## system
module system
  #(parameter WIDTH = 24)
   (input aclk,
    input aresetn,
    input [WIDTH-1:0] s_axis_tdata,
    input s_axis_tvalid,
    output s_axis_tready,
    input s_axis_tlast,
    input [3:0] s_axis_tuser,
    output [2*WIDTH-1:0] m_axis_tdata,
    output m_axis_tvalid,
    input m_axis_tready,
    output m_axis_tlast,
    output [3:0] m_axis_tuser);
Settings: LEC_CHECK=0, ABC_AREA=1, CAP_MARGIN=5, CELL_PAD_IN_SITES_DETAIL_PLACEMENT=2, CORE_MARGIN=5, CORE_UTILIZATION=39, HOLD_SLACK_MARGIN=0.2, PLACE_DENSITY=0.76, SETUP_SLACK_MARGIN=0.24, SLEW_MARGIN=0; clock period 2.17 ns.
run.sh (not shown) runs the stock make flow with config.mk's settings and CLKGATE_MAP_FILE=.
The baseline aborted during global routing.
Edit:
ABC_AREA = not set   (was 1)
CAP_MARGIN = 20   (was 5)
CELL_PAD_IN_SITES_DETAIL_PLACEMENT = not set   (was 2)
CORE_MARGIN = 2   (was 5)
CORE_UTILIZATION = 70   (was 39)
CTS_CLUSTER_SIZE = 40   (was not set)
HOLD_SLACK_MARGIN = not set   (was 0.2)
PLACE_DENSITY = not set   (was 0.76)
SETUP_SLACK_MARGIN = not set   (was 0.24)
SLEW_MARGIN = 20   (was 0)
clock period = 1.6 ns   (was 2.17 ns; I/O delays follow)
Now the flow ended with an error in clock tree synthesis.
Synthesized area is lower slightly.
Synthesized cell count is lower by a quarter to a third.
Die size is lower by well over a third.
Edit:
CORE_UTILIZATION = 40   (was 70)
CTS_CLUSTER_SIZE = not set   (was 40)
clock period = 4.0 ns   (was 1.6 ns; I/O delays follow)
=> The new run produced a clean layout. Die area is higher by 72%. Synthesized area stays the same. Synthesized cell count stays the same.
Edit:
CORE_UTILIZATION = 69   (was 40)
clock period = 2.78 ns   (was 4.0 ns; I/O delays follow)
The new run finished with timing, DRC and antenna clean; cell count shrinks by about 8%; sequential power grows by 43%; total power is higher by about 34%; routed wire length went down by about 3%; utilization rises by 33 points; via count goes up by about 3.6%; die area fell by about 40%; worst hold slack stays flat; combinational power rose by 46%; synthesized area stays the same; setup slack degrades by 690 ps.

* * *

system again, from the RTL that the note above started with.
## system
module system
  #(parameter WIDTH = 24)
   (input aclk,
    input aresetn,
    input [WIDTH-1:0] s_axis_tdata,
    input s_axis_tvalid,
    output s_axis_tready,
    input s_axis_tlast,
    input [3:0] s_axis_tuser,
    output [2*WIDTH-1:0] m_axis_tdata,
    output m_axis_tvalid,
    input m_axis_tready,
    output m_axis_tlast,
    output [3:0] m_axis_tuser);
Settings: LEC_CHECK=0, ABC_AREA=1, CAP_MARGIN=25, CELL_PAD_IN_SITES_DETAIL_PLACEMENT=2, CELL_PAD_IN_SITES_GLOBAL_PLACEMENT=3, CORE_MARGIN=2, CORE_UTILIZATION=17, CTS_CLUSTER_DIAMETER=351, GPL_ROUTABILITY_DRIVEN=0, GPL_TIMING_DRIVEN=0, HOLD_SLACK_MARGIN=0.23, MAX_ROUTING_LAYER=met4, MIN_ROUTING_LAYER=met2, PLACE_DENSITY_LB_ADDON=0.02, SETUP_SLACK_MARGIN=0.89, SLEW_MARGIN=5, TNS_END_PERCENT=5; clock period 3.02 ns.
The baseline produced a clean layout.
Change:
==> flow/config.mk (replaced) <==
export PLATFORM = sky130hd
export DESIGN_NAME = system
export DESIGN_NICKNAME = system
export VERILOG_FILES = /design/flow/design.v
export SDC_FILE = /design/flow/constraint.sdc
export NUM_CORES = 4
export LEC_CHECK = 0
export ABC_AREA = 1
export CAP_MARGIN = 35
export CELL_PAD_IN_SITES_GLOBAL_PLACEMENT = 3
export CORE_MARGIN = 2
export CORE_UTILIZATION = 48
export GPL_ROUTABILITY_DRIVEN = 0
export GPL_TIMING_DRIVEN = 1
export MAX_ROUTING_LAYER = met4
export MIN_ROUTING_LAYER = met2
export PLACE_DENSITY_LB_ADDON = 0.02
export SETUP_SLACK_MARGIN = 0.89
export SLEW_MARGIN = 30
export TNS_END_PERCENT = 75
==> flow/constraint.sdc (replaced) <==
create_clock -name core_clock -period 3.34 [get_ports {aclk}]
set_input_delay 0.6680 -clock core_clock [delete_from_list [all_inputs] [get_ports {aclk}]]
set_output_delay 0.6680 -clock core_clock [all_outputs]
set_load 0.01 [all_outputs]
With this change the flow ended with an error in global placement without I/O with FLW-0024.
Synthesized cell count is unchanged.
Area after synthesis is unchanged.
Die size fell by well over a third.
Change:
==> flow/config.mk (replaced) <==
export PLATFORM = sky130hd
export DESIGN_NAME = system
export DESIGN_NICKNAME = system
export VERILOG_FILES = /design/flow/design.v
export SDC_FILE = /design/flow/constraint.sdc
export NUM_CORES = 4
export LEC_CHECK = 0
export CAP_MARGIN = 20
export CORE_ASPECT_RATIO = 0.5
export CORE_MARGIN = 7
export CORE_UTILIZATION = 48
export CTS_CLUSTER_DIAMETER = 209
export CTS_CLUSTER_SIZE = 98
export GPL_TIMING_DRIVEN = 1
export MAX_ROUTING_LAYER = met4
export PLACE_DENSITY = 0.35
export SLEW_MARGIN = 20
export TNS_END_PERCENT = 15
The new run passed the timing, DRC and antenna checks.
Synthesized area shrinks slightly.
Die area is higher by about a fifth.
Synthesized cell count falls by a quarter to a third.
Change:
==> flow/config.mk (replaced) <==
export PLATFORM = sky130hd
export DESIGN_NAME = system
export DESIGN_NICKNAME = system
export VERILOG_FILES = /design/flow/design.v
export SDC_FILE = /design/flow/constraint.sdc
export NUM_CORES = 4
export LEC_CHECK = 0
export ABC_AREA = 1
export CAP_MARGIN = 20
export CORE_MARGIN = 2
export CORE_UTILIZATION = 72
export CTS_CLUSTER_SIZE = 98
export SLEW_MARGIN = 20
==> flow/constraint.sdc (replaced) <==
create_clock -name core_clock -period 2.42 [get_ports {aclk}]
set_input_delay 0.4840 -clock core_clock [delete_from_list [all_inputs] [get_ports {aclk}]]
set_output_delay 0.4840 -clock core_clock [all_outputs]
set_load 0.01 [all_outputs]
Routed wire length goes up slightly.
Count of clock-buffer cells in the layout goes up by 1.
Worst hold slack improves by 11 ps.
Power and IR drop assume default switching activity.
